## fp32mult
module fp32mult (
    input  wire [31:0] x1,
    input  wire [31:0] x2,
    input  wire        en,
    input  wire        rst,
    input  wire        clk,
    output wire [31:0] y,
    output wire        ready
);
    wire [31:0] x1_reg;
    wire [31:0] x2_reg;
    fullreg #(32) reg_x1 (.clk(clk), .rst(rst), .clr(1'b0), .en(en), .d(x1), .q(x1_reg));
    fullreg #(32) reg_x2 (.clk(clk), .rst(rst), .clr(1'b0), .en(en), .d(x2), .q(x2_reg));
    wire sign1 = x1_reg[31];
    wire sign2 = x2_reg[31];
    wire [7:0] exp1 = x1_reg[30:23];
    wire [7:0] exp2 = x2_reg[30:23];
    wire [23:0] mant1 = {1'b1, x1_reg[22:0]};  
    wire [23:0] mant2 = {1'b1, x2_reg[22:0]};
    wire sign_result = sign1 ^ sign2;
    wire [7:0] exp_sum;
      wire en_d1;
    wire en_d2;
    exp_adder_bias exp_add_inst (
        .exp1(exp1),
        .exp2(exp2),
        .exp_out(exp_sum)
    );
    wire [47:0] mant_product;
    mult24 mult_inst (
        .a(mant1),
        .b(mant2),
        .p(mant_product)
    );
  ...
Size in the first run: ~2500 cells after synthesis, ~98 flip-flops, roughly 100 I/O pins, ~23000 sq um of cells after synthesis.
make LEC_CHECK=0 CAP_MARGIN=15 CELL_PAD_IN_SITES_DETAIL_PLACEMENT=0 CELL_PAD_IN_SITES_GLOBAL_PLACEMENT=3 CORE_ASPECT_RATIO=1.66 CORE_MARGIN=7 CORE_UTILIZATION=41 CTS_CLUSTER_DIAMETER=42 GPL_ROUTABILITY_DRIVEN=1 MAX_ROUTING_LAYER=met5 MIN_ROUTING_LAYER=met1 PLACE_DENSITY=0.89 SETUP_SLACK_MARGIN=1.48 SLEW_MARGIN=35 TNS_END_PERCENT=75 finish   # period 11.0 ns
run.sh (not shown) runs the stock make flow with config.mk's settings and CLKGATE_MAP_FILE=.
Next try:
- CAP_MARGIN: 15 -> 20
- CELL_PAD_IN_SITES_DETAIL_PLACEMENT: 0 -> unset
- CELL_PAD_IN_SITES_GLOBAL_PLACEMENT: 3 -> unset
- CORE_ASPECT_RATIO: 1.66 -> unset
- CORE_MARGIN: 7 -> 2
- CORE_UTILIZATION: 41 -> 65
- CTS_CLUSTER_DIAMETER: 42 -> unset
- GPL_ROUTABILITY_DRIVEN: 1 -> unset
- MAX_ROUTING_LAYER: met5 -> unset
- MIN_ROUTING_LAYER: met1 -> unset
- PLACE_DENSITY: 0.89 -> unset
- SETUP_SLACK_MARGIN: 1.48 -> unset
- SLEW_MARGIN: 35 -> 20
- TNS_END_PERCENT: 75 -> unset
- clock period: 11.0 -> 6.81 ns (I/O delays scaled with it)
This time the run produced a layout that fails on setup timing.
Setup slack is worse by 2500 ps.
Clock-buffer cell count climbs by 1.
Non-clock buffer count climbs by 265.
First-iteration DRC count climbs by 58%.
Cell area climbs by 12%.
Via count climbs by 7.4%.
Routed wire length drops by 14%.
Global-route usage climbs by 13 points.
Maximum frequency climbs by 24%.
Next try:
- CORE_UTILIZATION: 65 -> 63
- SETUP_SLACK_MARGIN: unset -> 1.37
- clock period: 6.81 -> 5.57 ns (I/O delays scaled with it)
Result: The new run finished but fails on setup timing. Final cell count is higher by 1.2%. Worst setup slack degrades by 1200 ps. Via count fell by 0.60%. Wire length shrinks by 0.31%. Global-route usage falls by 1.9 points. Sequential share of layout area is about the same.
Next try:
- CORE_UTILIZATION: 63 -> 50
- SETUP_SLACK_MARGIN: 1.37 -> unset
- clock period: 5.57 -> 8.69 ns (I/O delays scaled with it)
Effect: The changed run produced a clean layout. Via count is lower by a little under a tenth. Area after synthesis does not change. Final cell count decreases by a few percent. Global-route usage goes down by 8.1 points. Die size went up by a quarter to a third. Hold slack hardly moves. Non-clock buffer count decreases by 278. Maximum frequency shrinks by about a fifth. Count of clock-buffer cells in the layout fell by 1. Register-to-register slack gets better by 1900 ps.

* * *

== run A ==
fp32mult again, from the RTL that the note above started with.
Design fp32mult, start of the top module:
module fp32mult (
    input  wire [31:0] x1,
    input  wire [31:0] x2,
    input  wire        en,
    input  wire        rst,
    input  wire        clk,
    output wire [31:0] y,
    output wire        ready
);
    wire [31:0] x1_reg;
    wire [31:0] x2_reg;
    fullreg #(32) reg_x1 (.clk(clk), .rst(rst), .clr(1'b0), .en(en), .d(x1), .q(x1_reg));
    fullreg #(32) reg_x2 (.clk(clk), .rst(rst), .clr(1'b0), .en(en), .d(x2), .q(x2_reg));
    wire sign1 = x1_reg[31];
    wire sign2 = x2_reg[31];
    wire [7:0] exp1 = x1_reg[30:23];
    wire [7:0] exp2 = x2_reg[30:23];
    wire [23:0] mant1 = {1'b1, x1_reg[22:0]};  
    wire [23:0] mant2 = {1'b1, x2_reg[22:0]};
    wire sign_result = sign1 ^ sign2;
    wire [7:0] exp_sum;
      wire en_d1;
    wire en_d2;
    exp_adder_bias exp_add_inst (
        .exp1(exp1),
        .exp2(exp2),
        .exp_out(exp_sum)
    );
    wire [47:0] mant_product;
    mult24 mult_inst (
        .a(mant1),
        .b(mant2),
        .p(mant_product)
    );
    wire [7:0] exp_norm;
    exp_normalizer exp_norm_inst (
        .msb_mult(mant_product[47]),
        .exp_in(exp_sum),
        .exp_out(exp_norm)
    );
    wire [23:0] mant_norm;
    mantissa_normalizer mant_norm_inst (
        .mult_out(mant_product),
        .mant_out(mant_norm)
    );
    wire [31:0] result_comb;
    assign result_comb = {sign_result, exp_norm, mant_norm[22:0]};
    fullreg #(32) reg_out (
        .clk(clk),
        .rst(rst),
        .clr(1'b0),
        .en(en_d1),
        .d(result_comb),
        .q(y)
    );
    fullreg #(1) reg_en_stage1 (
        .clk(clk),
        .rst(rst),
        .clr(1'b0),
        .en(1'b1),
        .d(en),
        .q(en_d1)
    );
  ...
export LEC_CHECK = 0
export ABC_AREA = 1
export CAP_MARGIN = 20
export CORE_ASPECT_RATIO = 0.5
export CORE_MARGIN = 2
export CORE_UTILIZATION = 63
export CTS_CLUSTER_DIAMETER = 205
export CTS_CLUSTER_SIZE = 99
export SLEW_MARGIN = 20
create_clock -name core_clock -period 5.19 [get_ports {clk}]
[run A] flow finished | final checks: failed | reasons: negative setup slack
The following lists how run B was set up differently from run A:
- CTS_CLUSTER_DIAMETER: 205 -> unset
- CORE_ASPECT_RATIO: 0.5 -> unset
- CORE_MARGIN: 2 -> 10
- CORE_UTILIZATION: 63 -> 48
- CTS_CLUSTER_SIZE: 99 -> unset
- the clock period (ns, I/O delays scaled along): 5.19 -> 10.0
Notes after the runs:
- Per the comparison of run B with run A, chip area higher, worst-path maximum fanout went up.
- In the final reports, the cell area of run B is smaller than that of run A.
- Between run B and run A, flop-to-flop setup slack is higher for run B, run A comes in under that.
- Run B completed every stage of the flow, and the final layout passed the timing, DRC and antenna checks.
Edits applied to the flow inputs when going from run B to run C:
- removing ABC_AREA (formerly 1)
- setting TNS_END_PERCENT to 20 for the first time
- setting CTS_CLUSTER_DIAMETER to 200 for the first time
- setting CTS_CLUSTER_SIZE to 100 for the first time
- changing CORE_MARGIN from 10 to 2
- changing CORE_UTILIZATION from 48 to 32
## What came out
- From run B to run C the numbers moved as follows: sequential share of the synthesized area moved up; first-pass GRT wire length saw a decrease; register-to-register setup slack lost 0.89 ns.
- Comparing run B and run C, met2 track demand over resource is higher on run B.
- The run with more routed wire is run B, not run C.
- From run C to run B, largest buffer count on any clock path did not move at all.
- The clock-pin slew on the worst setup and hold paths was comparable across run B and run C.
- Going from run B to run C, via count shrank by more than 10%.
- Xor and xnor fraction of the mapped netlist area: run C vs run B up 0.67 points
- Tap cell count was higher in run C than in run B.
